File: flow/run.sh
#!/bin/bash
# the make line also repeats each setting of config.mk as NAME=value (left out here)
make -C /OpenROAD-flow-scripts/flow DESIGN_CONFIG=/design/flow/config.mk WORK_HOME=/design/flow/orfs CLKGATE_MAP_FILE= finish
File: flow/config.mk
export PLATFORM = sky130hd
export DESIGN_NAME = mips_single_cycle
export DESIGN_NICKNAME = mips_single_cycle
export VERILOG_FILES = /design/flow/design.v
export SDC_FILE = /design/flow/constraint.sdc
export NUM_CORES = 4
export LEC_CHECK = 0
export CAP_MARGIN = 5
export CELL_PAD_IN_SITES_GLOBAL_PLACEMENT = 0
export CORE_ASPECT_RATIO = 1.97
export CORE_MARGIN = 3
export CORE_UTILIZATION = 70
export CTS_CLUSTER_SIZE = 35
export GPL_ROUTABILITY_DRIVEN = 0
export PLACE_DENSITY_LB_ADDON = 0.17
export SLEW_MARGIN = 40
export TNS_END_PERCENT = 45
File: flow/constraint.sdc
create_clock -name core_clock -period 13.4 [get_ports {clk}]
set_input_delay 2.6800 -clock core_clock [delete_from_list [all_inputs] [get_ports {clk}]]
set_output_delay 2.6800 -clock core_clock [all_outputs]
set_load 0.01 [all_outputs]
File: flow/design.v
module adder_32b (a , b, cin, cout, sum);
  input [31:0] a, b;
  input cin;
  output cout;
  output [31:0] sum;
  assign {cout, sum} = a + b + cin;
endmodule
module alu (a, b, ctrl, y, zero);
  input signed [31:0] a, b;
  input [2:0] ctrl;
  output [31:0] y;
  output zero;
  assign y =  (ctrl == 3'b000) ? (a & b) :
              (ctrl == 3'b001) ? (a | b) : 
              (ctrl == 3'b010) ? (a + b) :
              (ctrl == 3'b110) ? (a - b) : ((a<b) ? 32'd1: 32'd0);
  assign zero = (y == 32'd0) ? 1'b1 : 1'b0;
endmodule
module alu_controller (alu_op, func, operation);
  input [1:0] alu_op;
  input [5:0] func;
  output [2:0] operation;
  reg [2:0] operation;
  always @(alu_op, func)
  begin
    operation = 3'b000;
    if (alu_op == 2'b00)         
      operation = 3'b010;
    else if (alu_op == 2'b01)    
      operation = 3'b110;
    else if (alu_op == 2'b10)
      begin
        case (func)
          6'b100000: operation = 3'b010;   
          6'b100011: operation = 3'b110;   
          6'b100100: operation = 3'b000;   
          6'b100101: operation = 3'b001;   
          6'b101010: operation = 3'b111;   
          default:   operation = 3'b000;
        endcase
      end
      else 
          operation = 3'b111;  
  end
endmodule
module controller 
( opcode, func, zero, reg_dst, mem_to_reg,
 reg_write, alu_src, mem_read, mem_write, pc_src,
  operation, jSel, wRsel, jalSel, pcSel
                  );
    input [5:0] opcode;
    input [5:0] func;
    input zero;
    output  reg_dst, mem_to_reg, reg_write, alu_src, 
            mem_read, mem_write, pc_src ,jSel,wRsel,jalSel,pcSel ;
    reg     reg_dst, mem_to_reg, reg_write, 
            alu_src, mem_read, mem_write, jSel,
            wRsel, jalSel, pcSel, temp; 
    output [2:0] operation;
    reg [1:0] alu_op;     
    reg branch;   
    alu_controller ALU_CTRL(alu_op, func, operation);
    always @(opcode)
    begin
      {reg_dst, alu_src, mem_to_reg, reg_write, mem_read, mem_write, branch, alu_op,jSel,wRsel,jalSel,pcSel} = 13'b0;
      case (opcode)
        6'b000000 : {reg_dst, reg_write, alu_op ,jSel,wRsel} = 6'b111011;   
        6'b100011 : {alu_src, mem_to_reg, reg_write, mem_read,jSel,wRsel} = 6'b111111; 
        6'b101011 : {alu_src, mem_write,jSel} = 3'b111;                                 
        6'b000100 : {branch, alu_op,jSel} = 4'b1011; 
        6'b001001: {reg_write, alu_src,jSel,wRsel} = 4'b1111; 
        6'b000010:  ; 
        6'b000011: {reg_write,jalSel} = 2'b11 ; 
        6'b000110: {jSel,pcSel} = 2'b11 ; 
        6'b001010: {reg_write,wRsel,alu_src,alu_op,jSel} = 6'b111111; 
      endcase
    end
    assign pc_src = branch & zero;
endmodule
module mux2to1_32b (i0, i1, sel, y);
  input [31:0] i0, i1;
  input sel;
  output [31:0] y;
  assign y = (sel==1'b1) ? i1 : i0;
endmodule
module mux2to1_5b (i0, i1, sel, y);
  input [4:0] i0, i1;
  input sel;
  output [4:0] y;
  assign y = (sel==1'b1) ? i1 : i0;
endmodule
module reg_32b (d_in, sclr, ld, clk, d_out);
  input [31:0] d_in;
  input sclr, ld, clk;
  output [31:0] d_out;
  reg [31:0] d_out;
  always @(posedge clk)
  begin
    if (sclr==1'b1)
      d_out <= 32'd0;
    else if (ld)
      d_out <= d_in;
  end
endmodule
module reg_file (wr_data, rd_reg1, rd_reg2, wr_reg, reg_write, rst, clk, rd_data1, rd_data2);
  input [31:0] wr_data;
  input [4:0] rd_reg1, rd_reg2, wr_reg;
  input reg_write, rst, clk;
  output [31:0] rd_data1, rd_data2;
  reg [31:0] register_file [0:31];
  integer i;
  assign rd_data1 = (rd_reg1 == 5'b0) ? 32'd0 : register_file[rd_reg1];
  assign rd_data2 = (rd_reg2 == 5'b0) ? 32'd0 : register_file[rd_reg2];
  always @(posedge clk)
    if (rst == 1'b1)
      for (i=0; i<32 ; i=i+1 )
        register_file[i] <= 32'd0;
    else if (reg_write == 1'b1)
      if(wr_reg != 5'd0)
        register_file[wr_reg] <= wr_data;
endmodule
module shl2 (d_in, d_out);
  input [31:0] d_in;
  output [31:0] d_out;
  assign d_out = d_in << 2;
endmodule
module shl2_26bit (d_in, d_out);
  input [25:0] d_in;
  output [27:0] d_out;
  assign d_out = {d_in  , 2'b0};
endmodule
module sign_ext (d_in, d_out);
  input [15:0] d_in;
  output [31:0] d_out;
  assign d_out = {{16{d_in[15]}}, d_in};
endmodule
module datapath ( clk, rst, inst_adr, inst, data_adr,
data_out, data_in ,regDst, mem_to_reg, alu_src,
 pc_src, alu_ctrl, reg_write,zero, jalSel, wRsel, jSel, pcSel
                 );
  input  clk, rst;
  input jalSel,wRsel,jSel,pcSel;
  output [31:0] inst_adr;
  input  [31:0] inst;
  output [31:0] data_adr;
  output [31:0] data_out;
  input  [31:0] data_in;
  input  regDst, mem_to_reg, alu_src, pc_src, reg_write;
  input  [2:0] alu_ctrl;
  output zero;
  wire [31:0] pc_out;
  wire cout_pc_adder;
  wire [31:0] pc_plus4;
  wire cout_pc_adder2;
  wire [31:0] read_data1, read_data2;
  wire [31:0] sgn_ext_out;
  wire [31:0] mux2_out;
  wire [31:0] alu_out;
  wire [31:0] adder2_out;
  wire [31:0] shl2_out;
  wire [31:0] mux3_out;
  wire [31:0] mux4_out;
  wire [4:0]  mux1_out;
  wire [4:0] mux5_out;
  wire [31:0] mux6_out;
  wire [31:0] mux7_out;
  wire [31:0] mux8_out;
  wire [27:0] outShl ;
  wire [31:0] jAdr ;
  reg_32b PC(mux8_out, rst, 1'b1, clk, pc_out);
  adder_32b ADDER_PC (pc_out , 32'd4, 1'b0, cout_pc_adder, pc_plus4);
  adder_32b ADDER2_PC(pc_plus4, shl2_out, 1'b0, cout_pc_adder2, adder2_out);
  mux2to1_32b MUX_6(pc_plus4, adder2_out, pc_src, mux3_out);
  shl2 SHL2(sgn_ext_out, shl2_out);
  mux2to1_32b MUX_7(mux3_out,read_data1, pcSel , mux7_out);
  shl2_26bit SHL2_26to28(inst[25:0], outShl);
  mux2to1_32b MUX_8(jAdr,mux7_out, jSel , mux8_out);
  mux2to1_5b MUX_1(inst[20:16], inst[15:11], regDst, mux1_out);
  mux2to1_5b MUX_2(mux1_out, 5'd31 , jalSel, mux5_out);
  mux2to1_32b MUX_3(pc_plus4, mux4_out, wRsel, mux6_out);
  reg_file  RF(mux6_out, inst[25:21], inst[20:16], mux5_out, reg_write, rst, clk, read_data1, read_data2);
  sign_ext SGN_EXT(inst[15:0], sgn_ext_out);
  mux2to1_32b MUX_5(read_data2, sgn_ext_out, alu_src, mux2_out);
  alu ALU(read_data1, mux2_out, alu_ctrl, alu_out, zero);
  mux2to1_32b MUX_4(alu_out, data_in, mem_to_reg, mux4_out);
  assign inst_adr = pc_out;
  assign data_adr = alu_out;
  assign data_out = read_data2;
  assign jAdr = {pc_plus4[31:28],outShl};
endmodule
module mips_single_cycle 
(rst, clk, inst_adr, inst, data_adr, data_in,
 data_out, mem_read, mem_write);
  input rst, clk;
  output [31:0] inst_adr;
  input  [31:0] inst;
  output [31:0] data_adr;
  input  [31:0] data_in;
  output [31:0] data_out;
  output mem_read, mem_write;
  wire reg_dst, mem_to_reg, alu_src,
   pc_src, reg_write, zero,jalSel,wRsel,jSel,pcSel;
  wire [2:0] alu_ctrl;
  datapath DP(  
    clk, rst, inst_adr, inst, data_adr,
    data_out, data_in ,reg_dst, mem_to_reg, alu_src, 
    pc_src, alu_ctrl, reg_write,
    zero, jalSel, wRsel, jSel, pcSel
            );
  controller CU(  
    inst[31:26], inst[5:0], zero, reg_dst,
     mem_to_reg, reg_write, alu_src,
      mem_read, mem_write, pc_src, alu_ctrl,
       jSel, wRsel, jalSel, pcSel
                );
endmodule
==> run notes, run 1 <==
impl run done, here's what came out: RSZ-0062 raised after global routing no, Final nets about 5000, post-route cell area roughly 0.068 mm², gr ovfl total 0, yosys cell count a little under 5000, vias in the first global route 50080, ys flops 1056, Pre-antenna DRT Iters 16, Sequential Power Share 43.9%, Logic family by area multiplexers, HP Class reg2reg, Seq group 3.82 mW, placed cell area 0.06464 mm², max-cap viol count 0, yosys adder share 2.662%, met2 usage between 70% and 80%, Area Overhead vs Synth 10.59%, final hold slack 518.4 ps, VDD IR max 123.7 µV, GRT Total Usage between 50% and 60%, Slew headroom between 10 and 15%, H-tree depth 3, Top delay family on crit path buffers and inverters, pin count of the biggest net entering global routing 128, slowest stage delay, CP 810 ps, initial antenna violation count 32, clk latency of the worst-skew pair 740 ps, Sw Ratio 31.10%, fp util 70.58%, Min-Delay Path Depth 2, clock network power consumption 2.76 mW, CP startpoint kind input pin, vias post-DR between 40000 and 50000, reg2reg setup slack 5170 ps, Rows 152, Seq share, synth 51.06%, Slew Viols, Final 0, Setup crit start inst[24], DR vias/cell roughly 8, CP Depth 17, Log Warnings roughly 94, register area 0.03139 mm², area fraction in and, or, nand and nor cells 10.94%, CP Buf/Inv Count 5, xor+xnor area frac 0.7551%, WL/cell 39.69 µm, largest power group sequential cells, CP dominant cell by count buf_4, asr flop ratio synth 0%, status no timing/DRC/antenna violations, maximum clock path buffer count 3, Top Usage Layer GRT met2, Final ANT Viol Nets 0, Root Buffer clkbuf_16, CTS tree built, Area leader share about half, Fill cells 5013, met1 Usage GRT between 50% and 60%, die height about 420 µm, CP Max Fanout 37, Setup CP Type in2out, Avg Cell Area, Syn 12.78 µm², MI comb area around 0.029 mm², Chip Area, Yosys 0.06148 mm², Clock Pin Slew Worst Setup and Hold Paths 90 ps, worst r2r src DP.RF.register_file[15][0], synth unique cells about 91, clock share of power 31.7%, synthesized cell area ~0.061 mm², Core ar. 0.08710 mm², Setup TNS Final 0 ps, Total Wirelength 240.3 mm, first-pass GRT wire length 345.8 mm, clock sink total 1056, final period utilization 94.99%, R2R Path End DP.PC.d_out[20], synth warn 4, Comb. pwr about 2.1 mW, Top FF cell, synth edfxtp_1, Worst Setup EP data_adr[30], DP Worst Slack 1220 ps, Power Density 128.1 mW/mm², Required @ worst endpoint approximately 11000 ps, top cells by area, synth edfxtp_1 (50%), mux4_2 (21%), nor2_1 (7.3%), Synth Instances 4811, Critical Path Slowest Stage Cell nor2b_4, EDFF count, synth between 1000 and 1500, die width 217.1 µm, minimum clock period 12730 ps, count leader, synth nor2_1, initial DRC count 9877, Int Pwr 6.000 mW, number of setup buffers added after CTS 0, Resize count post-CTS 0, port bufs 163, Final Util 78.05%, Die Area 0.09162 mm², hold_buf cts 0, P_leak 23.77 nW, Synth top cells by count nor2_1 (1195), edfxtp_1 (1024), mux4_2 (572), clkbuf_1 (357), nand2_1 (148), final hold viol count 0, clk_skew 46.24 ps, critical path arrival 10050 ps, crit end category output pin, Gate power share 24.4%, Detailed Place HPWL roughly 140 mm, met3 usage 31.59%, crit path cell chain buf_4 -> nor2b_4 -> buf_4 -> a221oi_1 -> nor2_1 -> a21oi_1 -> nor2_1 -> inv_1 -> ha_1 -> nand2_1 -> a2111oi_4 -> buf_4 -> o211ai_1 -> o21ai_0 -> mux2_2 -> o211ai_1 -> clkdlybuf4s50_1, Reg2Reg Depth 20, area leader, netlist edfxtp_1, # IOs 164, Setup Viol. Count Final 0, # DRC 0, FMAX 78.56 MHz, and-or/or-and share of the synthesized area 7.050%, PnR worst setup slack 671.2 ps, Sw Pwr 2.708 mW, MUX area fraction a little under a quarter, Slew @ Worst Pin roughly 1300 ps, TritonCTS Buffers about 90
## per-stage QoR
stage / total power, mW / cells
finish: 8.708 / 6054
detailed placement: 5.791 / 5862
global route: 8.838 / 6038
CTS: 8.452 / 6020
global placement: 5.738 / 5856
floorplan: 5.033 / 4842
## area by class of cell
class	instances	area share (%)
clock inverter	56	0.9386
tap	1155	2.126
antenna	20	0.07362
multi-input combinational	3212	41.95
sequential	1056	46.17
timing repair buffer	336	4.649
inverter	117	0.6460
clock buffer	102	3.442
## layer usage
metal / up-vias / part of all wire, %
met4: 44 / 13
met1: 23070 / 25
met5: - / 0.27
li1: 18300 / -
met2: 5676 / 43
met3: 2186 / 18
==> run 2: changes to the inputs <==
- ABC_AREA: default -> 1
- CAP_MARGIN: 5 -> 20
- CELL_PAD_IN_SITES_DETAIL_PLACEMENT: default -> 2
- CELL_PAD_IN_SITES_GLOBAL_PLACEMENT: 0 -> 1
- CORE_ASPECT_RATIO: 1.97 -> 0.73
- CORE_MARGIN: 3 -> 2
- CORE_UTILIZATION: 70 -> 36
- CTS_CLUSTER_DIAMETER: default -> 358
- CTS_CLUSTER_SIZE: 35 -> default
- GPL_ROUTABILITY_DRIVEN: 0 -> 1
- HOLD_SLACK_MARGIN: default -> 0.09
- MAX_ROUTING_LAYER: default -> met4
- PLACE_DENSITY_LB_ADDON: 0.17 -> 0.23
- SLEW_MARGIN: 40 -> 10
- TNS_END_PERCENT: 45 -> default
- clock period: 13.4 -> 6.59 ns (I/O delays scaled with it)
==> run 2 against run 1 <==
Largest power group is now combinational cells. Sequential cell count stayed put. The layout now fails its checks (capacitance limit, slew limit, setup timing). Die size is 100% higher. Hold slack gained 140 ps. Critical endpoint is now DP.RF.register_file[11][19]. Final area rose by 31%. Highest routed layer is now met4. Clock power increased to 2.6 times the previous value. Setup slack got worse by 2300 ps.
==> run notes, run 2 <==
impl run done, here's what came out: RSZ-0062 raised after global routing yes, reg2reg setup slack -840 ps, Detailed Place HPWL 270.5 mm, status complete, but fails checks, Final nets slightly above 9000, Top FF cell, synth edfxtp_1, critical path arrival between 8000 and 9000 ps, final period utilization 124.1%, Critical Path Slowest Stage Cell o21ai_0, Failed Checks capacitance limit, slew limit, setup timing, synth unique cells 49, CP dominant cell by count nand2_1, port bufs 163, area leader, netlist edfxtp_1, Comb. pwr around 8.9 mW, worst r2r src DP.RF.register_file[2][8], largest power group combinational cells, # IOs 164, CP Depth 34, and-or/or-and share of the synthesized area 17.68%, DP Worst Slack -1268 ps, CP startpoint kind input pin, Slew headroom -18.58%, DR vias/cell between 7 and 8, area fraction in and, or, nand and nor cells 23.63%, Slew @ Worst Pin 1760 ps, Sw Pwr between 9 and 10 mW, clock network power consumption 7.14 mW, hold_buf cts 0, die height 367.2 µm, Synth Instances 8259, first-pass GRT wire length 615.5 mm, Logic family by area simple AND/OR/NAND/NOR gates, vias in the first global route 81690, clock share of power between 20% and 30%, top cells by area, synth edfxtp_1 (47%), nor2_1 (12%), o21ai_0 (8.7%), GRT Total Usage 47.44%, maximum clock path buffer count 3, Seq share, synth between 40 and 50%, Log Warnings ~94, Area Overhead vs Synth 36.95%, FMAX 122.2 MHz, Setup Viol. Count Final between 700 and 800, vias post-DR 86320, Chip Area, Yosys 0.06506 mm², Sw Ratio 41.39%, crit end category register, yosys cell count approximately 8300, Power Density roughly 270 mW/mm², Total Wirelength 532.9 mm, gr ovfl total 0, Setup CP Type in2reg, asr flop ratio synth 0%, Fill cells 18960, Sequential Power Share 32.9%, Reg2Reg Depth 30, placed cell area 0.07721 mm², Hold Path End DP.PC.d_out[2], HP Class reg2reg, Pre-antenna DRT Iters 12, clock sink total 1056, Int Pwr 14.02 mW, MUX area fraction 0%, Min-Delay Path Depth 5, fp util 36.17%, Gate power share 37.2%, Synth top cells by count nor2_1 (2123), o21ai_0 (1130), nand2_1 (1030), edfxtp_1 (1024), clkbuf_1 (617), synth warn 4, minimum clock period around 8200 ps, Setup crit start inst[16], PnR worst setup slack -1591 ps, H-tree depth 3, Core ar. 0.1799 mm², # DRC 0, CTS tree built, Die Area 0.1842 mm², TritonCTS Buffers 112, Area leader share between 40% and 50%, Rows between 100 and 150, max-cap viol count 2, WL/cell between 40 and 50 µm, die width 501.6 µm, clk latency of the worst-skew pair 950 ps, VDD IR max 282.8 µV, Top delay family on crit path simple AND/OR/NAND/NOR gates, yosys adder share 2.515%, P_leak roughly 35 nW, count leader, synth nor2_1, Seq group approximately 7.9 mW, beginning of the worst hold path DP.PC.d_out[2], Root Buffer clkbuf_16, Avg Cell Area, Syn about 7.9 µm², initial DRC count 15660, final hold slack 654.9 ps, slowest stage delay, CP 1340 ps, xor+xnor area frac 0.8212%, Worst Setup EP DP.RF.register_file[11][19], final hold viol count 0, Slew Viols, Final 5, Final ANT Viol Nets 0, CP Max Fanout 31, post-route cell area 0.08910 mm², R2R Path End DP.RF.register_file[11][19], synthesized cell area 0.06506 mm², Clock Pin Slew Worst Setup and Hold Paths 90 ps, CP Buf/Inv Count 13, clk_skew approximately 170 ps, pin count of the biggest net entering global routing 49, EDFF count, synth approximately 1000, Required @ worst endpoint 6980 ps, initial antenna violation count 36, ys flops roughly 1100, routability cong. 1.024
[run 2: final cells by class]
type                       instances  area, µm²  area share, %
tap                             2430       3040          3.412
timing repair inverter             3      28.78        0.03230
timing repair buffer            1423      15540          17.44
multi-input combinational       6022      33280          37.36
clock inverter                    66      560.5         0.6291
antenna                          108      270.3         0.3033
clock buffer                     136       2893          3.247
sequential                      1056      31390          35.23
inverter                         525       2093          2.349
[run 2: timing repair]
action | in CTS | in global routing
pin swaps | 132 | 222
buffers inserted | 112 | 86
gates cloned | 42 | 16
gates resized | 616 | 787
endpoints found under the setup margin | 48 | 60
[run 2: per-stage QoR]
step	setup TNS [ps]	utilization, %	total power [mW]	cells
detailed placement	-163220	42.92	14.25	11210
floorplan	0	-	10.46	8290
global placement	-114470	42.90	13.98	11210
CTS	-199.4	47.32	21.16	11560
global route	-128920	49.52	23.79	11760
finish	-297360	49.53	23.92	11770
[run 2: layer usage]
| layer | GRT usage, % | share of wire, % | up-vias |
|---|---|---|---|
| li1 | - | - | 30330 |
| met1 | 59.43 | 33 | 41790 |
| met2 | 67.77 | 39 | 9835 |
| met3 | 12.63 | 16 | 4369 |
| met4 | 29.59 | 11 | 0 |
| met5 | - | 0 | - |
==> run 3: changes to the inputs <==
- ABC_AREA: 1 -> 0
- CELL_PAD_IN_SITES_DETAIL_PLACEMENT: 2 -> default
- CELL_PAD_IN_SITES_GLOBAL_PLACEMENT: 1 -> 0
- CORE_UTILIZATION: 36 -> 71
- CTS_CLUSTER_DIAMETER: 358 -> 50
- CTS_CLUSTER_SIZE: default -> 37
- HOLD_SLACK_MARGIN: 0.09 -> -0.09
- PLACE_DENSITY_LB_ADDON: 0.23 -> 0.02
- SETUP_SLACK_MARGIN: default -> 0.92
- TNS_END_PERCENT: default -> 5
- clock period: 6.59 -> 5.99 ns (I/O delays scaled with it)
==> run 3 against run 2 <==
The flow now stops in 5_1_grt. Synthesized area down 5.5%. Die size down 52%. Synthesized cell count down 42%.
==> run notes, run 3 <==
run results: GRT Total Usage approximately 85%, Last stage 5_1_grt, and-or/or-and share of the synthesized area under 10%, routability cong. ~1.0, xor+xnor area frac 0.7551%, Die Area 0.08899 mm², H-tree depth 3, synthesized cell area 0.06148 mm², fp util 71.40%, Core ar. approximately 0.086 mm², yosys cell count just under 5000, MUX area fraction between 20% and 30%, Seq share, synth just over 50%, placed cell area 0.07034 mm², Root Buffer clkbuf_16, area leader, netlist edfxtp_1, Area leader share 50.02%, count leader, synth nor2_1, die width 348.4 µm, TritonCTS Buffers roughly 84, DP Worst Slack -2127 ps, Rows 92, maximum clock path buffer count 3, ys flops 1056, area fraction in and, or, nand and nor cells ~11%, Error [ERROR GRT-0116] Global routing finished with congestion. Check the congestion regions in the DRC Viewer., # IOs 164, Chip Area, Yosys around 0.061 mm², asr flop ratio synth 0%, Avg Cell Area, Syn 12.78 µm², yosys adder share 2.662%, status did not finish, EDFF count, synth between 1000 and 1500, Synth Instances 4811, port bufs 163, Logic family by area multiplexers, top cells by area, synth edfxtp_1 (50%), mux4_2 (21%), nor2_1 (7.3%), clock sink total 1056, Top FF cell, synth edfxtp_1, Detailed Place HPWL 171.8 mm, die height 255.4 µm, synth unique cells 91, Synth top cells by count nor2_1 (1195), edfxtp_1 (1024), mux4_2 (572), clkbuf_1 (357), nand2_1 (148), hold_buf cts 0, gr ovfl total approximately 710, synth warn 4
==> run 3: timing repair <==
action / CTS
setup endpoints to repair: 1045
pin swaps: 104
resized: 525
endpoints found under the hold margin: 0
gates cloned: 26
setup buffers: 143
==> run 3: metrics by stage <==
step	TNS, ps	hold WS [ps]	std cells
after floorplan	-121060	491.9	4842
after detailed placement	-944480	539.3	6466
after CTS	-144120	547.6	6791
after global placement	-810850	513.2	6466
==> run 3: per-layer routing <==
metal	overflow	global-route usage, %
met3	33	71.62
met5	-	-
met1	18	86.42
met2	399	94.86
met4	258	79.13
==> run 4: changes to the inputs <==
- ABC_AREA: 0 -> default
- CELL_PAD_IN_SITES_GLOBAL_PLACEMENT: 0 -> default
- CORE_ASPECT_RATIO: 0.73 -> default
- CORE_UTILIZATION: 71 -> 72
- CTS_CLUSTER_DIAMETER: 50 -> 347
- CTS_CLUSTER_SIZE: 37 -> 94
- GPL_ROUTABILITY_DRIVEN: 1 -> default
- HOLD_SLACK_MARGIN: -0.09 -> default
- MAX_ROUTING_LAYER: met4 -> default
- PLACE_DENSITY: default -> 0.42
- PLACE_DENSITY_LB_ADDON: 0.02 -> default
- SETUP_SLACK_MARGIN: 0.92 -> default
- SLEW_MARGIN: 10 -> 20
- TNS_END_PERCENT: 5 -> 40
- clock period: 5.99 -> 5.71 ns (I/O delays scaled with it)
==> run 4 against run 3 <==
The flow again stops in 5_1_grt. Synthesized area unchanged. Synthesized cell count unchanged. Die size is 1.4% lower.
==> run notes, run 4 <==
run results: fp util 72.43%, H-tree depth 1, EDFF count, synth 1024, synth warn 4, Error [ERROR GRT-0232] Routing congestion too high. Check the congestion heatmap in the GUI., and-or/or-and share of the synthesized area 7.050%, GRT Total Usage 84.67%, Rows 107, Core ar. 0.08488 mm², Synth top cells by count nor2_1 (1195), edfxtp_1 (1024), mux4_2 (572), clkbuf_1 (357), nand2_1 (148), Synth Instances 4811, status did not finish, yosys adder share ~2.7%, Last stage 5_1_grt, die width between 200 and 300 µm, die height 296.2 µm, synthesized cell area 0.06148 mm², Logic family by area multiplexers, port bufs 163, Seq share, synth 51.06%, Chip Area, Yosys 0.06148 mm², DP Cell Count 6590, area leader, netlist edfxtp_1, Avg Cell Area, Syn 12.78 µm², area fraction in and, or, nand and nor cells between 10% and 20%, Top FF cell, synth edfxtp_1, routability cong. 1.092, # IOs roughly 160, count leader, synth nor2_1, MUX area fraction a little under a quarter, xor+xnor area frac 0.7551%, ys flops 1056, top cells by area, synth edfxtp_1 (50%), mux4_2 (21%), nor2_1 (7.3%), gr ovfl total 430, maximum clock path buffer count 3, asr flop ratio synth 0%, Detailed Place HPWL 174.3 mm, Die Area 0.08774 mm², yosys cell count between 4000 and 5000, TritonCTS Buffers 15, Root Buffer clkbuf_16, synth unique cells 91, clock sink total 1056, Area leader share 50.02%
==> run 4: through the flow <==
step | cell area, µm² | hold slack (ps) | power (mW) | setup slack (ps) | utilization, %
floorplan | 62400 | 491.9 | 11.92 | -1079 | -
CTS | 75300 | 532.8 | 18.35 | -1712 | 88.72
detailed placement | 71490 | 506.5 | 15.03 | -2357 | 84.22
global placement | 71490 | 490.7 | 14.86 | -2320 | 84.22
==> run 4: per-layer routing <==
metal	overflow	GRT usage (%)
met1	18	83.53
met2	174	95.14
met5	9	50.94
met3	44	76.75
met4	185	85.07
==> run 4: timing repair <==
item	in CTS
gates cloned	9
gates resized	490
pin swaps	105
endpoints found under the setup margin	871
hold buffers	0
buffers inserted	196
==> run 5: changes to the inputs <==
- ABC_AREA: default -> 1
- CAP_MARGIN: 20 -> 25
- CELL_PAD_IN_SITES_DETAIL_PLACEMENT: default -> 2
- CORE_UTILIZATION: 72 -> 62
- CTS_CLUSTER_DIAMETER: 347 -> 165
- CTS_CLUSTER_SIZE: 94 -> 81
- GPL_ROUTABILITY_DRIVEN: default -> 0
- GPL_TIMING_DRIVEN: default -> 0
- HOLD_SLACK_MARGIN: default -> -0.03
- MAX_ROUTING_LAYER: default -> met4
- PLACE_DENSITY: 0.42 -> default
- PLACE_DENSITY_LB_ADDON: default -> 0.01
- TNS_END_PERCENT: 40 -> default
- clock period: 5.71 -> 13.4 ns (I/O delays scaled with it)
==> run 5 against run 4 <==
Synthesized area is 5.8% higher. Die size is 23% higher. The flow stops in 3_5_place_dp. Synthesized cell count is 72% higher.
==> run notes, run 5 <==
run results: Seq share, synth 48.25%, yosys cell count 8259, asr flop ratio synth 0%, Error Error: detail_place.tcl, 38 bad optional access, # IOs 164, status did not finish, area fraction in and, or, nand and nor cells 23.63%, ys flops 1056, and-or/or-and share of the synthesized area 17.68%, EDFF count, synth about 1000, Synth Instances 8259, port bufs ~160, die height 327.9 µm, Core ar. 0.1038 mm², fp util a little over three fifths, Logic family by area simple AND/OR/NAND/NOR gates, synth warn 4, Die Area 0.1075 mm², count leader, synth nor2_1, MUX area fraction 0%, yosys adder share 2.515%, Avg Cell Area, Syn 7.877 µm², Synth top cells by count nor2_1 (2123), o21ai_0 (1130), nand2_1 (1030), edfxtp_1 (1024), clkbuf_1 (617), synth unique cells 49, area leader, netlist edfxtp_1, die width about 330 µm, Last stage 3_5_place_dp, Chip Area, Yosys approximately 0.065 mm², top cells by area, synth edfxtp_1 (47%), nor2_1 (12%), o21ai_0 (8.7%), Top FF cell, synth edfxtp_1, xor+xnor area frac less than 1%, Area leader share 47.26%, Rows 118, synthesized cell area 0.06506 mm²
run 5: stage by stage:
step	cells	area, µm²
after floorplan	8290	65180
after global placement	9827	68470
==> run 6: changes to the inputs <==
- ABC_AREA: 1 -> default
- CAP_MARGIN: 25 -> 20
- CELL_PAD_IN_SITES_DETAIL_PLACEMENT: 2 -> default
- CORE_UTILIZATION: 62 -> 66
- CTS_CLUSTER_DIAMETER: 165 -> default
- CTS_CLUSTER_SIZE: 81 -> default
- GPL_ROUTABILITY_DRIVEN: 0 -> default
- GPL_TIMING_DRIVEN: 0 -> default
- HOLD_SLACK_MARGIN: -0.03 -> default
- PLACE_DENSITY_LB_ADDON: 0.01 -> default
- SETUP_SLACK_MARGIN: default -> -0.42
- clock period: 13.4 -> 7.01 ns (I/O delays scaled with it)
==> run 6 against run 5 <==
Synthesized area shrank 5.5%. Synthesized cell count shrank 42%. The run fails in 5_1_grt. Die size shrank 11%.
==> run notes, run 6 <==
run results: fp util around 67%, top cells by area, synth edfxtp_1 (50%), mux4_2 (21%), nor2_1 (7.3%), Die Area 0.09560 mm², count leader, synth nor2_1, synthesized cell area 0.06148 mm², Synth top cells by count nor2_1 (1195), edfxtp_1 (1024), mux4_2 (572), clkbuf_1 (357), nand2_1 (148), Synth Instances 4811, status did not finish, H-tree depth 3, Root Buffer clkbuf_16, Chip Area, Yosys 0.06148 mm², xor+xnor area frac 0.7551%, Seq share, synth 51.06%, yosys cell count 4811, area fraction in and, or, nand and nor cells 10.94%, maximum clock path buffer count 3, die height 309.2 µm, asr flop ratio synth 0%, # IOs 164, Error [ERROR GRT-0232] Routing congestion too high. Check the congestion heatmap in the GUI., Logic family by area multiplexers, Core ar. 0.09194 mm², GRT Total Usage 80.04%, Detailed Place HPWL 170.9 mm, routability cong. 1.074, gr ovfl total 54, hold_buf cts 0, synth warn 4, yosys adder share 2.662%, TritonCTS Buffers ~100, Avg Cell Area, Syn 12.78 µm², Area leader share 50.02%, area leader, netlist edfxtp_1, Last stage 5_1_grt, MUX area fraction a little under a quarter, die width 309.2 µm, port bufs 163, clock sink total 1056, Rows 111, and-or/or-and share of the synthesized area 7.050%, ys flops roughly 1100, Top FF cell, synth edfxtp_1, synth unique cells roughly 90, placed cell area between 0.07 and 0.08 mm², EDFF count, synth 1024
[run 6: per-layer routing]
layer  overflow  global-route usage (%)
met2         23                   92.59
met5          -                       -
met3          4                   66.62
met4         24                   77.02
met1          3                   79.17
[run 6: stage by stage]
stage	util, %	setup slack (ps)	cells	TNS (ps)
CTS	82.54	-785.1	6880	-20780
floorplan	-	-413.9	4842	-9945
detailed placement	76.65	-1630	6600	-419370
global placement	76.65	-1603	6600	-346740
[run 6: what timing repair did]
action	CTS
endpoints found under the setup margin	55
buffers inserted	100
cloned	10
resized	318
pin swaps	51
==> run 7: changes to the inputs <==
- CORE_UTILIZATION: 66 -> 68
- CTS_CLUSTER_SIZE: default -> 61
- HOLD_SLACK_MARGIN: default -> 0.3
- SETUP_SLACK_MARGIN: -0.42 -> 1.38
- clock period: 7.01 -> 7.71 ns (I/O delays scaled with it)
==> run 7 against run 6 <==
The run again fails in 5_1_grt. Synthesized area unchanged. Synthesized cell count unchanged. Die size decreased by 2.9%.
==> run notes, run 7 <==
run results: Synth top cells by count nor2_1 (1195), edfxtp_1 (1024), mux4_2 (572), clkbuf_1 (357), nand2_1 (148), Avg Cell Area, Syn 12.78 µm², and-or/or-and share of the synthesized area 7.050%, GRT Total Usage 82.13%, TritonCTS Buffers between 100 and 150, yosys cell count 4811, die height between 300 and 400 µm, Last stage 5_1_grt, port bufs 163, synth unique cells 91, asr flop ratio synth 0%, Seq share, synth 51.06%, H-tree depth 3, MUX area fraction a little under a quarter, Top FF cell, synth edfxtp_1, synthesized cell area 0.06148 mm², hold_buf cts 0, status did not finish, top cells by area, synth edfxtp_1 (50%), mux4_2 (21%), nor2_1 (7.3%), count leader, synth nor2_1, Logic family by area multiplexers, area leader, netlist edfxtp_1, Core ar. 0.08987 mm², Die Area 0.09283 mm², # IOs 164, synth warn 4, ys flops 1056, fp util about two thirds, die width around 300 µm, yosys adder share ~2.7%, xor+xnor area frac 0.7551%, Synth Instances 4811, Error [ERROR GRT-0116] Global routing finished with congestion. Check the congestion regions in the DRC Viewer., routability cong. 1.058, EDFF count, synth 1024, maximum clock path buffer count 3, Rows 110, clock sink total 1056, Area leader share 50.02%, area fraction in and, or, nand and nor cells roughly 11%, Chip Area, Yosys 0.06148 mm², Detailed Place HPWL 180.0 mm, Root Buffer clkbuf_16, gr ovfl total about 120
run 7: what timing repair did:
action,4_1_cts
endpoints found under the setup margin,915
pin swaps,142
buffers inserted,121
resized,607
gates cloned,15
run 7: stage by stage:
stage / cells / setup WS [ps] / area, µm²
after global placement: 6514 / -1050 / 70340
after detailed placement: 6514 / -1132 / 70340
after floorplan: 4842 / 124.3 / 62490
after CTS: 6840 / -321.4 / 77030
run 7: layer usage:
layer	overflow	GRT usage (%)
met1	2	80.65
met2	52	94.44
met3	7	68.95
met4	61	80.66
met5	-	-
==> run 8: changes to the inputs <==
- CORE_UTILIZATION: 68 -> 64
- CTS_CLUSTER_SIZE: 61 -> default
- HOLD_SLACK_MARGIN: 0.3 -> default
- MAX_ROUTING_LAYER: met4 -> default
- SETUP_SLACK_MARGIN: 1.38 -> default
- clock period: 7.71 -> 6.41 ns (I/O delays scaled with it)
==> run 8 against run 7 <==
The layout now fails its checks (setup timing). Synthesized area did not move. Synthesized cell count did not move. Die size rose by 6.2%.
==> run notes, run 8 <==
impl run done, here's what came out: Area Overhead vs Synth 27.52%, vias in the first global route around 53000, first-pass GRT wire length approximately 360 mm, # IOs 164, # DRC 0, area fraction in and, or, nand and nor cells 10.94%, RSZ-0062 raised after global routing yes, slowest stage delay, CP 610 ps, Gate power share 30.5%, vias post-DR approximately 53000, Setup crit start inst[16], PnR worst setup slack -1501 ps, yosys cell count 4811, synth warn 4, Root Buffer clkbuf_16, clock sink total ~1100, pin count of the biggest net entering global routing 65, port bufs 163, Avg Cell Area, Syn 12.78 µm², status complete, but fails checks, Clock Pin Slew Worst Setup and Hold Paths 60 ps, Synth top cells by count nor2_1 (1195), edfxtp_1 (1024), mux4_2 (572), clkbuf_1 (357), nand2_1 (148), Worst Setup EP data_adr[31], VDD IR max 431.1 µV, CP Depth 20, Rows 113, clock share of power 31.7%, Log Warnings approximately 96, top cells by area, synth edfxtp_1 (50%), mux4_2 (21%), nor2_1 (7.3%), Die Area 0.09856 mm², crit end category output pin, Power Density 269.9 mW/mm², Critical Path Slowest Stage Cell mux4_2, Slew @ Worst Pin between 1000 and 1500 ps, Chip Area, Yosys slightly above 0.06 mm², P_leak 29.12 nW, Setup CP Type in2out, GRT Total Usage 52.43%, clock network power consumption 6.70 mW, Final nets 5864, Top FF cell, synth edfxtp_1, Required @ worst endpoint 5130 ps, DR top layer met5, max-cap viol count 0, asr flop ratio synth 0%, worst r2r src DP.RF.register_file[10][8], MUX area fraction 23.87%, Fill cells 4973, Final ANT Viol Nets 0, register area between 0.03 and 0.04 mm², reg2reg setup slack -340 ps, FMAX roughly 130 MHz, final period utilization 123.4%, Sw Pwr 6.609 mW, Total Wirelength 260.5 mm, Slew headroom about an eighth, WL/cell 37.09 µm, Sequential Power Share a little under two fifths, fp util 64.61%, Logic family by area multiplexers, Int Pwr between 10 and 15 mW, H-tree depth 3, Comb. pwr 6.45 mW, Setup Viol. Count Final 595, Seq group 8.00 mW, Failed Checks setup timing, synth unique cells a little over 90, clk latency of the worst-skew pair roughly 770 ps, routability cong. 1.051, Synth Instances slightly below 5000, yosys adder share 2.662%, Slew Viols, Final 0, R2R Path End DP.PC.d_out[30], Detailed Place HPWL 161.2 mm, final hold viol count 0, M1 WL 74.95 mm, DR vias/cell 7.521, crit path cell chain buf_16 -> buf_12 -> buf_16 -> mux4_2 -> mux4_2 -> mux2i_4 -> nor2_2 -> mux2i_2 -> ha_1 -> or4_4 -> a21boi_4 -> a221oi_4 -> o211a_4 -> o41a_1 -> o31a_1 -> a221o_1 -> a21oi_4 -> buf_6 -> inv_2 -> buf_6, Design Power around 21 mW, placed cell area 0.07142 mm², post-route cell area 0.07840 mm², initial antenna violation count 16, Core ar. ~0.095 mm², critical path arrival between 6000 and 7000 ps, CTS tree built, CP Buf/Inv Count 6, die width approximately 310 µm, count leader, synth nor2_1, Reg2Reg Depth 28, minimum clock period 7911 ps, Min-Delay Path Depth 2, area leader, netlist edfxtp_1, MI comb area 0.02975 mm², Pre-antenna DRT Iters 8, largest power group sequential cells, Sw Ratio 31.24%, Area leader share 50.02%, synthesized cell area 0.06148 mm², initial DRC count a little over 9000, gr ovfl total 0, DP Worst Slack -1838 ps, CP Max Fanout 7, die height 313.9 µm, Seq share, synth 51.06%, HP Class reg2reg, wire length on met2 113.4 mm, maximum clock path buffer count 3, xor+xnor area frac less than 1%, Top delay family on crit path AND-OR/OR-AND gates, TritonCTS Buffers approximately 110, CP startpoint kind input pin, ys flops 1056, EDFF count, synth slightly above 1000, routed wl met3 between 40 and 50 mm, clk_skew 68.40 ps, and-or/or-and share of the synthesized area under 10%
## run 8: stage by stage
stage / hold WS (ps) / instances / TNS (ps) / utilization (%)
2_1_floorplan: 491.9 / 4842 / -23100 / -
3_3_place_gp: 561.4 / 6669 / -607790 / 75.06
3_5_place_dp: 564.5 / 6669 / -671430 / 75.06
4_1_cts: 572.3 / 6986 / -44030 / 81.29
5_1_grt: 633.4 / 7019 / -184840 / 82.38
6_report: 614.4 / 7022 / -159510 / 82.39
## run 8: repair_timing
action                                  4_1_cts  5_1_grt
gates resized                               387      165
cloned                                        8        6
pin swaps                                    90       90
setup buffers                               122       49
endpoints found under the setup margin      450      653
hold endpoints to repair                      0        0
hold buffers                                  0        0
## run 8: layout make-up
class	instances	share of cell area, %
multi-input combinational	3212	37.95
sequential	1056	40.04
clock buffer	129	3.494
antenna	4	0.01277
tap	1265	2.019
clock inverter	63	1.112
inverter	117	0.5666
timing repair buffer	1176	14.80
## run 8: routing by layer
metal  vias to the layer above  GRT usage [%]
li1                      20060              -
met1                     25040          60.78
met2                      5924          78.33
met3                      1762          20.08
met4                        22          42.33
met5                         -              0
==> run 9: changes to the inputs <==
- ABC_AREA: default -> 1
- CELL_PAD_IN_SITES_GLOBAL_PLACEMENT: default -> 1
- CORE_ASPECT_RATIO: default -> 0.73
- CORE_UTILIZATION: 64 -> 25
- CTS_CLUSTER_DIAMETER: default -> 172
- GPL_ROUTABILITY_DRIVEN: default -> 0
- HOLD_SLACK_MARGIN: default -> 0.07
- MAX_ROUTING_LAYER: default -> met4
- PLACE_DENSITY_LB_ADDON: default -> 0.23
- SLEW_MARGIN: 20 -> 10
- clock period: 6.41 -> 10.1 ns (I/O delays scaled with it)
==> run 9 against run 8 <==
Now clean on timing, DRC and antenna. Sequential power decreased by 37%. Sequential share of layout area increased by 1.8 points. Routed wire length increased by 35%. Synthesized area increased by 5.8%. Final area decreased by 4.2%. Clock skew decreased by 29 ps. First-iteration DRC count increased by 6.1%. Setup slack improved by 1700 ps. Total power decreased by 40%. Die size increased to 2.7 times the previous value. Critical path depth increased by 3.
==> run notes, run 9 <==
impl run done, here's what came out: worst r2r src DP.RF.register_file[25][28], CP dominant cell by count nand2_1, clk latency of the worst-skew pair 760 ps, Comb. pwr between 3 and 4 mW, gr ovfl total 0, Int Pwr 8.144 mW, Seq group 5.06 mW, Slew headroom 11.35%, Logic family by area simple AND/OR/NAND/NOR gates, CP Buf/Inv Count 5, Clock Pin Slew Worst Setup and Hold Paths 70 ps, R2R Path End DP.PC.d_out[21], hold_buf cts 0, Setup Viol. Count Final 0, ys flops around 1100, Rows 159, clk_skew 39.00 ps, Root Buffer clkbuf_16, top cells by area, synth edfxtp_1 (47%), nor2_1 (12%), o21ai_0 (8.7%), Avg Cell Area, Syn 7.877 µm², Setup CP Type in2out, final period utilization a little over nine tenths, Final ANT Viol Nets 0, final hold viol count 0, Worst Setup EP data_adr[0], count leader, synth nor2_1, Min-Delay Path Depth 2, CP startpoint kind input pin, Critical Path Slowest Stage Cell o21ai_0, crit path cell chain buf_8 -> inv_8 -> o21ai_1 -> o22ai_1 -> o21ai_0 -> nand3_1 -> nand3_1 -> inv_1 -> a21oi_1 -> ha_1 -> nor2_1 -> nand2_1 -> inv_1 -> nand2_1 -> nand2_1 -> a21oi_1 -> nand3_1 -> nand3_1 -> nand2_1 -> nand2_1 -> nand2_1 -> nand2_1 -> clkdlybuf4s50_1, synth warn 4, Area leader share 47.26%, die width 601.1 µm, Gate power share 26.7%, Power Density between 150 and 200 mW/mm², MUX area fraction 0%, synthesized cell area approximately 0.065 mm², max-cap viol count 0, area leader, netlist edfxtp_1, non-filler cells, final 11700, Sw Ratio 35.84%, CP Max Fanout 62, Die Area 0.2644 mm², synth unique cells a little under 50, initial DRC count roughly 10000, Reg2Reg Depth 25, Required @ worst endpoint 8080 ps, clock sink total approximately 1100, Slew @ Worst Pin 1325 ps, # IOs 164, CP Depth 23, minimum clock period 9885 ps, Total Wirelength 352.5 mm, slowest stage delay, CP roughly 590 ps, initial antenna violation count 15, Chip Area, Yosys approximately 0.065 mm², crit end category output pin, number of setup buffers added after CTS 0, yosys adder share 2.515%, first-pass GRT wire length 483.8 mm, largest power group sequential cells, clock share of power 33.4%, # DRC 0, Top delay family on crit path AND-OR/OR-AND gates, FMAX 101.2 MHz, Area Overhead vs Synth 15.41%, WL/cell 30.13 µm, area fraction in and, or, nand and nor cells 23.63%, EDFF count, synth 1024, Detailed Place HPWL 234.3 mm, xor+xnor area frac less than 1%, port bufs around 160, pin count of the biggest net entering global routing 143, H-tree depth 3, Final nets 8339, Design Power about 13 mW, Core ar. 0.2580 mm², Sw Pwr ~4.5 mW, Sequential Power Share roughly two fifths, P_leak between 20 and 30 nW, yosys cell count 8259, Synth top cells by count nor2_1 (2123), o21ai_0 (1130), nand2_1 (1030), edfxtp_1 (1024), clkbuf_1 (617), Top FF cell, synth edfxtp_1, CTS tree built, asr flop ratio synth 0%, TritonCTS Buffers 112, Synth Instances 8259, VDD IR max 144.1 µV, GRT Total Usage 26.34%, Seq share, synth 48.25%, vias in the first global route 59940, status no timing/DRC/antenna violations, maximum clock path buffer count 3, RSZ-0062 raised after global routing no, Setup TNS Final 0 ps, Slew Viols, Final 0, critical path arrival 7860 ps, clock network power consumption 4.24 mW, Log Warnings 98, fp util approximately a quarter, HP Class reg2reg, DP Cell Count 11490, vias post-DR 65320, and-or/or-and share of the synthesized area 17.68%, DR vias/cell between 5 and 6, Pre-antenna DRT Iters 9, die height 439.9 µm, Setup crit start inst[16], reg2reg setup slack 2960 ps
-- run 9: area by class of cell --
class	instances	area [µm²]
Sequential cell	1056	31390
Antenna cell	9	22.52
Multi-Input combinational cell	6022	29700
Inverter	525	2008
Clock buffer	130	2892
Clock inverter	71	644.4
Fill cell	27560	182900
Timing Repair Buffer	427	4099
Tap cell	3461	4330
-- run 9: what timing repair did --
| action | 4_1_cts | 5_1_grt |
|---|---|---|
| hold endpoints to repair | 0 | 0 |
| endpoints found under the setup margin | 0 | 4 |
| resized | 0 | 1 |
-- run 9: metrics by stage --
step	util, %	hold slack [ps]	worst slack, ps	cell area (µm²)
finish	29.10	635.9	215.2	75090
floorplan	-	567.2	2291	65180
detailed placement	27.71	614.8	436.2	71490
global route	29.10	707.4	105.2	75070
CTS	29.08	621.9	423.8	75020
global placement	27.67	600.0	359.1	71380
-- run 9: per-layer routing --
metal,vias to the layer above,GRT usage (%),wire length (µm)
li1,28180,-,-
met1,32550,38.49,162200
met2,4073,35.19,138800
met3,520,6.652,40530
met4,0,7.478,10980
met5,-,-,0
==> run 10: changes to the inputs <==
- ABC_AREA: 1 -> 0
- CAP_MARGIN: 20 -> 25
- CELL_PAD_IN_SITES_DETAIL_PLACEMENT: default -> 2
- CELL_PAD_IN_SITES_GLOBAL_PLACEMENT: 1 -> default
- CORE_ASPECT_RATIO: 0.73 -> default
- CORE_UTILIZATION: 25 -> 62
- CTS_CLUSTER_DIAMETER: 172 -> 165
- CTS_CLUSTER_SIZE: default -> 81
- GPL_TIMING_DRIVEN: default -> 0
- HOLD_SLACK_MARGIN: 0.07 -> default
- MAX_ROUTING_LAYER: met4 -> met5
- PLACE_DENSITY_LB_ADDON: 0.23 -> 0.01
- SLEW_MARGIN: 10 -> 20
- clock period: 10.1 -> 13.4 ns (I/O delays scaled with it)
==> run 10 against run 9 <==
The flow now stops in 3_5_place_dp. Die size decreased by 62%. Synthesized area decreased by 5.5%. Synthesized cell count decreased by 42%.
==> run notes, run 10 <==
run results: asr flop ratio synth 0%, Top FF cell, synth edfxtp_1, top cells by area, synth edfxtp_1 (50%), mux4_2 (21%), nor2_1 (7.3%), synthesized cell area roughly 0.061 mm², die width around 320 µm, area leader, netlist edfxtp_1, ys flops 1056, EDFF count, synth approximately 1000, xor+xnor area frac 0.7551%, Synth top cells by count nor2_1 (1195), edfxtp_1 (1024), mux4_2 (572), clkbuf_1 (357), nand2_1 (148), yosys adder share 2.662%, Chip Area, Yosys about 0.06 mm², Core ar. between 0.09 and 0.1 mm², Logic family by area multiplexers, Die Area between 0.1 and 0.15 mm², synth warn 4, Synth Instances 4811, yosys cell count 4811, synth unique cells 91, # IOs 164, MUX area fraction a little under a quarter, status did not finish, count leader, synth nor2_1, Error [ERROR DPL-0033] detailed placement checks failed during check placement., fp util 62.56%, port bufs ~150, Last stage 3_5_place_dp, Avg Cell Area, Syn 12.78 µm², die height 318.9 µm, Seq share, synth 51.06%, area fraction in and, or, nand and nor cells around 11%, and-or/or-and share of the synthesized area 7.050%, Area leader share 50.02%, Rows roughly 120
## run 10: per-stage QoR
step / setup WS (ps) / hold slack (ps) / total power, mW
2_1_floorplan: 2377 / 491.9 / 5.033
3_3_place_gp: -2586 / 492.5 / 5.885
==> run 11: changes to the inputs <==
- ABC_AREA: 0 -> default
- CAP_MARGIN: 25 -> 20
- CELL_PAD_IN_SITES_DETAIL_PLACEMENT: 2 -> default
- CORE_UTILIZATION: 62 -> 61
- CTS_CLUSTER_DIAMETER: 165 -> default
- CTS_CLUSTER_SIZE: 81 -> 54
- GPL_ROUTABILITY_DRIVEN: 0 -> default
- GPL_TIMING_DRIVEN: 0 -> default
- HOLD_SLACK_MARGIN: default -> 0.3
- MAX_ROUTING_LAYER: met5 -> met4
- PLACE_DENSITY_LB_ADDON: 0.01 -> default
- SETUP_SLACK_MARGIN: default -> 1.57
- clock period: 13.4 -> 5.99 ns (I/O delays scaled with it)
==> run 11 against run 10 <==
The layout now fails its checks (setup timing). Die size grew 1.6%. Synthesized cell count unchanged. Synthesized area is the same.
==> run notes, run 11 <==
impl run done, here's what came out: Required @ worst endpoint 4790 ps, Gate power share 31.0%, first-pass GRT wire length 353.0 mm, Power Density 280.6 mW/mm², asr flop ratio synth 0%, CTS tree built, Sw Ratio 31.06%, EDFF count, synth 1024, TritonCTS Buffers 106, Worst Setup EP data_adr[31], largest power group sequential cells, minimum clock period 7534 ps, CP dominant cell by count buf_4, MI comb area 0.03000 mm², maximum clock path buffer count 3, clock network power consumption about 6.7 mW, Total Wirelength 257.7 mm, ys flops 1056, port bufs 163, Synth Instances 4811, Int Pwr roughly 15 mW, MUX area fraction 23.87%, clk_skew between 40 and 50 ps, die width 321.5 µm, Critical Path Slowest Stage Cell mux4_2, Sequential Power Share 38.7%, GRT Total Usage between 50% and 60%, Chip Area, Yosys 0.06148 mm², Comb. pwr a little under 7 mW, Clock Pin Slew Worst Setup and Hold Paths 50 ps, Rows roughly 120, Core ar. 0.1000 mm², # DRC 0, vias post-DR 51300, CP Buf/Inv Count 7, P_leak 29.23 nW, Pre-antenna DRT Iters 9, clock sink total 1056, PnR worst setup slack -1544 ps, area fraction in and, or, nand and nor cells 10.94%, DP Worst Slack -2202 ps, yosys cell count 4811, CP startpoint kind input pin, initial DRC count 8824, final period utilization 125.8%, placed cell area 0.07168 mm², area leader, netlist edfxtp_1, top cells by area, synth edfxtp_1 (50%), mux4_2 (21%), nor2_1 (7.3%), R2R Path End DP.PC.d_out[23], slowest stage delay, CP approximately 570 ps, Setup crit start inst[16], clock share of power 30.3%, VDD IR max 416.9 µV, FMAX 132.7 MHz, gr ovfl total 0, Slew headroom approximately a quarter, Area Overhead vs Synth 28.00%, H-tree depth 3, Slew @ Worst Pin between 1000 and 1500 ps, Slew Viols, Final 0, and-or/or-and share of the synthesized area a little over 7%, Fill cells 5624, Root Buffer clkbuf_16, WL/cell 36.26 µm, count leader, synth nor2_1, worst r2r src DP.RF.register_file[12][8], Final ANT Viol Nets 0, critical path arrival 6340 ps, crit path cell chain buf_16 -> buf_4 -> buf_6 -> mux4_2 -> mux4_2 -> mux2i_2 -> buf_4 -> nor2_1 -> mux2i_1 -> ha_1 -> nor4_4 -> nand2b_1 -> or3_4 -> o211a_1 -> o41a_1 -> o31a_1 -> a221o_1 -> a21oi_2 -> buf_4 -> inv_2 -> buf_6, final hold slack 614.0 ps, # IOs 164, Top delay family on crit path multiplexers, vias in the first global route 51140, clk latency of the worst-skew pair about 730 ps, Area leader share 50.02%, fp util roughly three fifths, synth warn 4, Seq share, synth 51.06%, hold_buf cts 0, Avg Cell Area, Syn 12.78 µm², Setup Viol. Count Final 746, initial antenna violation count 7, Seq group 8.56 mW, register area 0.03139 mm², Detailed Place HPWL 166.6 mm, Logic family by area multiplexers, RSZ-0062 raised after global routing yes, final hold viol count 0, DR vias/cell 7.218, reg2reg setup slack -770 ps, Failed Checks setup timing, xor+xnor area frac less than 1%, Min-Delay Path Depth 2, HP Class reg2reg, Sw Pwr 6.859 mW, CP Depth 21, Final nets 5908, synth unique cells 91, crit end category output pin, Log Warnings between 90 and 100, yosys adder share 2.662%, status complete, but fails checks, Setup TNS Final -361340 ps, Synth top cells by count nor2_1 (1195), edfxtp_1 (1024), mux4_2 (572), clkbuf_1 (357), nand2_1 (148), post-route cell area between 0.07 and 0.08 mm², Die Area 0.1033 mm², Reg2Reg Depth 27, max-cap viol count 0, die height 321.5 µm, pin count of the biggest net entering global routing between 60 and 70, routability cong. 1.090, Top FF cell, synth edfxtp_1, CP Max Fanout 6, Setup CP Type in2out, synthesized cell area 0.06148 mm²
==> run 11: repair_timing <==
| item | in CTS | in global routing |
|---|---|---|
| pin swaps | 97 | 79 |
| gates cloned | 8 | 13 |
| buffers inserted | 97 | 42 |
| setup endpoints to repair | 1379 | 1838 |
| gates resized | 391 | 203 |
| endpoints found under the hold margin | 0 | 0 |
==> run 11: layer usage <==
layer / vias to the layer above / track usage, % / part of all wire [%]
met2: 5105 / 74.44 / 45
met5: - / - / 0
li1: 20190 / - / -
met3: 1359 / 15.25 / 16
met4: 0 / 37.61 / 9.0
met1: 24650 / 58.01 / 30
==> run 11: final cells by class <==
class / instances / area share [%]
sequential: 1056 / 39.89
multi-input combinational: 3212 / 38.12
timing repair buffer: 1220 / 15.07
clock buffer: 133 / 3.554
tap: 1298 / 2.064
clock inverter: 62 / 0.7155
inverter: 117 / 0.5629
antenna: 9 / 0.02862
==> run 11: metrics by stage <==
step	cells	utilization (%)	power (mW)
after floorplan	4842	-	11.36
after global placement	6743	71.66	14.36
after detailed placement	6743	71.67	14.41
after CTS	7043	77.25	21.38
after global routing	7105	78.69	22.45
final	7107	78.69	22.08
==> run 12: changes to the inputs <==
- CTS_CLUSTER_SIZE: 54 -> 61
- MAX_ROUTING_LAYER: met4 -> default
- SETUP_SLACK_MARGIN: 1.57 -> 1.38
- TNS_END_PERCENT: default -> 5
==> run 12 against run 11 <==
Still fails the layout checks on setup timing. Critical endpoint unchanged. Final area rose by 0.40%. Synthesized cell count unchanged. Critical path type unchanged. Largest power group unchanged. Synthesized area did not move. Global-route usage shrank 2.9 points. Non-clock buffer count grew 27.
==> run notes, run 12 <==
impl run done, here's what came out: crit end category output pin, Core ar. 0.1000 mm², PnR worst setup slack -1514 ps, CTS tree built, Comb. pwr 6.87 mW, synthesized cell area 0.06148 mm², WL/cell approximately 35 µm, clock sink total approximately 1100, Synth Instances 4811, routability cong. 1.080, maximum clock path buffer count 3, max-cap viol count 0, and-or/or-and share of the synthesized area 7.050%, Slew headroom between 20 and 30%, Failed Checks setup timing, Power Density between 200 and 300 mW/mm², MUX area fraction about a quarter, # IOs around 160, Min-Delay Path Depth 2, hold_buf cts 0, final hold viol count 0, ys flops roughly 1100, area leader, netlist edfxtp_1, RSZ-0062 raised after global routing yes, Root Buffer clkbuf_16, # DRC 0, Top FF cell, synth edfxtp_1, count leader, synth nor2_1, Reg2Reg Depth 27, top cells by area, synth edfxtp_1 (50%), mux4_2 (21%), nor2_1 (7.3%), clock network power consumption 6.74 mW, asr flop ratio synth 0%, Final nets 5937, Fill cells 5806, worst r2r src DP.RF.register_file[6][1], initial antenna violation count 8, HP Class reg2reg, Sw Ratio 30.69%, xor+xnor area frac 0.7551%, Area leader share 50.02%, first-pass GRT wire length between 300 and 400 mm, CP Buf/Inv Count 11, Critical Path Slowest Stage Cell mux4_2, final hold slack 564.0 ps, CP startpoint kind input pin, Required @ worst endpoint 4790 ps, DP Worst Slack -2277 ps, Rows 116, Synth top cells by count nor2_1 (1195), edfxtp_1 (1024), mux4_2 (572), clkbuf_1 (357), nand2_1 (148), Detailed Place HPWL 164.8 mm, die height approximately 320 µm, Int Pwr about 15 mW, clock share of power 30.4%, Top delay family on crit path AND-OR/OR-AND gates, Die Area 0.1033 mm², Final ANT Viol Nets 0, Sequential Power Share between 30% and 40%, R2R Path End DP.PC.d_out[20], Pre-antenna DRT Iters 6, final period utilization 125.3%, Sw Pwr 6.797 mW, gr ovfl total 0, Slew Viols, Final 0, minimum clock period 7504 ps, synth warn 4, die width between 300 and 400 µm, port bufs 163, clk_skew slightly above 40 ps, reg2reg setup slack -590 ps, status complete, but fails checks, FMAX 133.3 MHz, Worst Setup EP data_adr[31], pin count of the biggest net entering global routing 65, Area Overhead vs Synth 28.51%, H-tree depth 3, critical path arrival 6310 ps, TritonCTS Buffers 108, DR vias/cell 7.156, P_leak 29.41 nW, Log Warnings 95, vias in the first global route 50450, VDD IR max 277.5 µV, clk latency of the worst-skew pair 720 ps, Logic family by area multiplexers, crit path cell chain buf_16 -> buf_16 -> buf_4 -> buf_6 -> buf_12 -> buf_12 -> mux4_2 -> mux4_2 -> mux2i_2 -> nor2_1 -> mux2i_1 -> ha_1 -> buf_4 -> buf_6 -> nor4_2 -> buf_4 -> a221oi_4 -> o211a_4 -> o41a_1 -> o31a_1 -> a221o_1 -> a21oi_4 -> inv_2 -> clkbuf_2, GRT Total Usage 47.30%, Avg Cell Area, Syn about 13 µm², CP dominant cell by count buf_4, largest power group sequential cells, Seq share, synth 51.06%, yosys cell count about 4800, vias post-DR 51070, slowest stage delay, CP 490 ps, area fraction in and, or, nand and nor cells 10.94%, Setup TNS Final -358130 ps, CP Depth 24, Slew @ Worst Pin roughly 1100 ps, Gate power share 31.0%, yosys adder share 2.662%, synth unique cells roughly 90, Total Wirelength 250.5 mm, EDFF count, synth approximately 1000, Clock Pin Slew Worst Setup and Hold Paths roughly 70 ps, fp util 61.48%, initial DRC count about 7700, Seq group 8.55 mW, Setup crit start inst[16], Chip Area, Yosys 0.06148 mm², CP Max Fanout 8, Setup Viol. Count Final ~760, Setup CP Type in2out
run 12: cell type report:
type                    count  area (µm²)  area share [%]
flip-flops and latches   1056       31390           39.73
multi-input cells        3212       29980           37.94
repair buffers           1247       12090           15.31
clock buffers             133        2839           3.593
well taps                1298        1624           2.056
clock inverters            68       621.8          0.7871
inverters                 117       449.2          0.5685
diodes                      5       12.51         0.01584
run 12: timing repair:
action / in CTS / in global routing
pin swaps: 56 / 114
buffers inserted: 58 / 123
setup endpoints to repair: 1430 / 1874
cloned: 5 / 12
gates resized: 303 / 315
run 12: stage by stage:
stage	utilization [%]	total power, mW	instance area (µm²)	std cells
final	79.01	22.15	79010	7136
after CTS	76.52	21.29	76520	6996
after floorplan	-	11.33	62300	4842
after detailed placement	71.43	14.28	71430	6732
after global placement	71.43	14.21	71430	6732
after global routing	79.00	22.58	79000	7133
run 12: metal layers:
metal	wire length [µm]	GRT usage [%]	vias up
met3	39670	15.44	1227
met4	21530	34.88	8
met2	113100	72.37	4874
met1	76110	56.40	24720
li1	-	-	20240
met5	47	0	-
==> run 13: changes to the inputs <==
- ABC_AREA: default -> 1
- CELL_PAD_IN_SITES_DETAIL_PLACEMENT: default -> 0
- CELL_PAD_IN_SITES_GLOBAL_PLACEMENT: default -> 1
- CORE_ASPECT_RATIO: default -> 0.73
- CORE_UTILIZATION: 61 -> 36
- CTS_CLUSTER_DIAMETER: default -> 358
- CTS_CLUSTER_SIZE: 61 -> default
- GPL_ROUTABILITY_DRIVEN: default -> 1
- HOLD_SLACK_MARGIN: 0.3 -> 0.09
- MAX_ROUTING_LAYER: default -> met5
- PLACE_DENSITY_LB_ADDON: default -> 0.23
- SETUP_SLACK_MARGIN: 1.38 -> default
- SLEW_MARGIN: 20 -> 15
- TNS_END_PERCENT: 5 -> default
- clock period: 5.99 -> 6.59 ns (I/O delays scaled with it)
==> run 13 against run 12 <==
Still fails the layout checks on setup timing. Cell count rose by 61%. Sequential share of layout area shrank 2.5 points. Hold slack improved by 61 ps. Count of clock-buffer cells in the layout is 4 lower. Register-to-register slack better by 2000 ps. Synthesized area up 5.8%. Combinational power down 1%. Critical path type unchanged. Largest power group unchanged.
==> run notes, run 13 <==
impl run done, here's what came out: status complete, but fails checks, P_leak 33.43 nW, max-cap viol count 0, final hold slack 624.6 ps, synth unique cells 49, Area leader share 47.26%, area fraction in and, or, nand and nor cells 23.63%, yosys adder share 2.515%, CP Buf/Inv Count 12, routability cong. 1.016, largest power group sequential cells, H-tree depth 3, ys flops 1056, Min-Delay Path Depth 2, Log Warnings 92, CTS tree built, MUX area fraction 0%, port bufs 163, worst r2r src DP.RF.register_file[30][1], Top Usage Layer GRT met1, minimum clock period 6700 ps, final hold viol count 0, Slew Viols, Final 0, first-pass GRT wire length 464.1 mm, Total Wirelength 332.0 mm, slowest stage delay, CP 340 ps, clk_skew 39.23 ps, CP startpoint kind input pin, FMAX 149.2 MHz, vias post-DR 68560, final period utilization 101.7%, met2 usage 48.24%, Failed Checks setup timing, RSZ-0062 raised after global routing yes, Avg Cell Area, Syn 7.877 µm², Setup CP Type in2out, clock share of power 30.2%, Fill cells 17380, Root Buffer clkbuf_16, Top FF cell, synth edfxtp_1, die height ~370 µm, WL/cell just under 30 µm, xor+xnor area frac 0.8212%, TritonCTS Buffers 108, Slew headroom 26.07%, HP Class reg2reg, Sw Ratio 34.63%, DR vias/cell roughly 6, Sequential Power Share a little under two fifths, DP Cell Count 11170, # IOs 164, Power Density 247.4 mW/mm², gr ovfl total 0, Logic family by area simple AND/OR/NAND/NOR gates, die width 501.6 µm, Detailed Place HPWL 226.0 mm, Design Power 20.85 mW, Clock Pin Slew Worst Setup and Hold Paths 70 ps, Worst Setup EP data_adr[20], top cells by area, synth edfxtp_1 (47%), nor2_1 (12%), o21ai_0 (8.7%), vias in the first global route 63280, pin count of the biggest net entering global routing 53, area leader, netlist edfxtp_1, Seq share, synth roughly 48%, yosys cell count about 8300, initial DRC count around 11000, met3 usage 7.986%, reg2reg setup slack 1360 ps, CP dominant cell by count buf_4, and-or/or-and share of the synthesized area 17.68%, Synth Instances 8259, CP Max Fanout 14, Required @ worst endpoint between 5000 and 6000 ps, hold_buf cts 0, synthesized cell area 0.06506 mm², count leader, synth nor2_1, Final ANT Viol Nets 0, Final Util 46.85%, EDFF count, synth ~1000, maximum clock path buffer count 3, Int Pwr 13.63 mW, # DRC 0, Area Overhead vs Synth 29.55%, critical path arrival about 5400 ps, crit end category output pin, Setup crit start inst[22], Slew @ Worst Pin 1105 ps, VDD IR max 192.3 µV, synth warn 4, CP Depth 27, GRT Total Usage 34.72%, met1 Usage GRT 52.54%, Final nets a little over 9000, Synth top cells by count nor2_1 (2123), o21ai_0 (1130), nand2_1 (1030), edfxtp_1 (1024), clkbuf_1 (617), Pre-antenna DRT Iters 6, Critical Path Slowest Stage Cell ha_1, clk latency of the worst-skew pair between 700 and 800 ps, R2R Path End DP.PC.d_out[21], PnR worst setup slack -110.2 ps, Comb. pwr 6.80 mW, clock sink total 1056, Gate power share 32.6%, Chip Area, Yosys 0.06506 mm², Core ar. 0.1799 mm², non-filler cells, final roughly 11000, fp util 36.17%, Sw Pwr 7.221 mW, Seq group ~8 mW, clock network power consumption 6.29 mW, Die Area ~0.18 mm², Top delay family on crit path buffers and inverters, asr flop ratio synth 0%, initial antenna violation count 5, Reg2Reg Depth 35, Rows 133, Setup Viol. Count Final 7
## run 13: final cells by class
cell class | count | area (µm²) | share of cell area [%]
multi-input combinational | 6022 | 31330 | 37.17
inverter | 525 | 2052 | 2.435
antenna | 5 | 12.51 | 0.01485
timing repair buffer | 1231 | 13010 | 15.43
clock inverter | 72 | 624.3 | 0.7408
clock buffer | 129 | 2803 | 3.325
timing repair inverter | 2 | 25.02 | 0.02969
sequential | 1056 | 31390 | 37.24
tap | 2430 | 3040 | 3.607
## run 13: repair_timing
| item | CTS | global route |
|---|---|---|
| gates cloned | 32 | 10 |
| pin swaps | 56 | 88 |
| setup endpoints to repair | 29 | 29 |
| gates resized | 322 | 302 |
| setup buffers | 32 | 20 |
## run 13: per-layer routing
metal	part of all wire, %	vias up
met5	0	-
met4	3.7	0
met3	12	634
met2	40	4634
met1	44	33470
li1	-	29820
## run 13: through the flow
stage | instance area [µm²] | setup TNS (ps) | setup WS (ps)
finish | 84280 | -412.3 | -110.2
global route | 84270 | -1054 | -125.4
CTS | 82720 | -146.8 | -87.86
detailed placement | 76940 | -30560 | -859.9
global placement | 76940 | -37960 | -916.7
floorplan | 65180 | 0 | 185.0
Power and IR drop assume default switching activity.
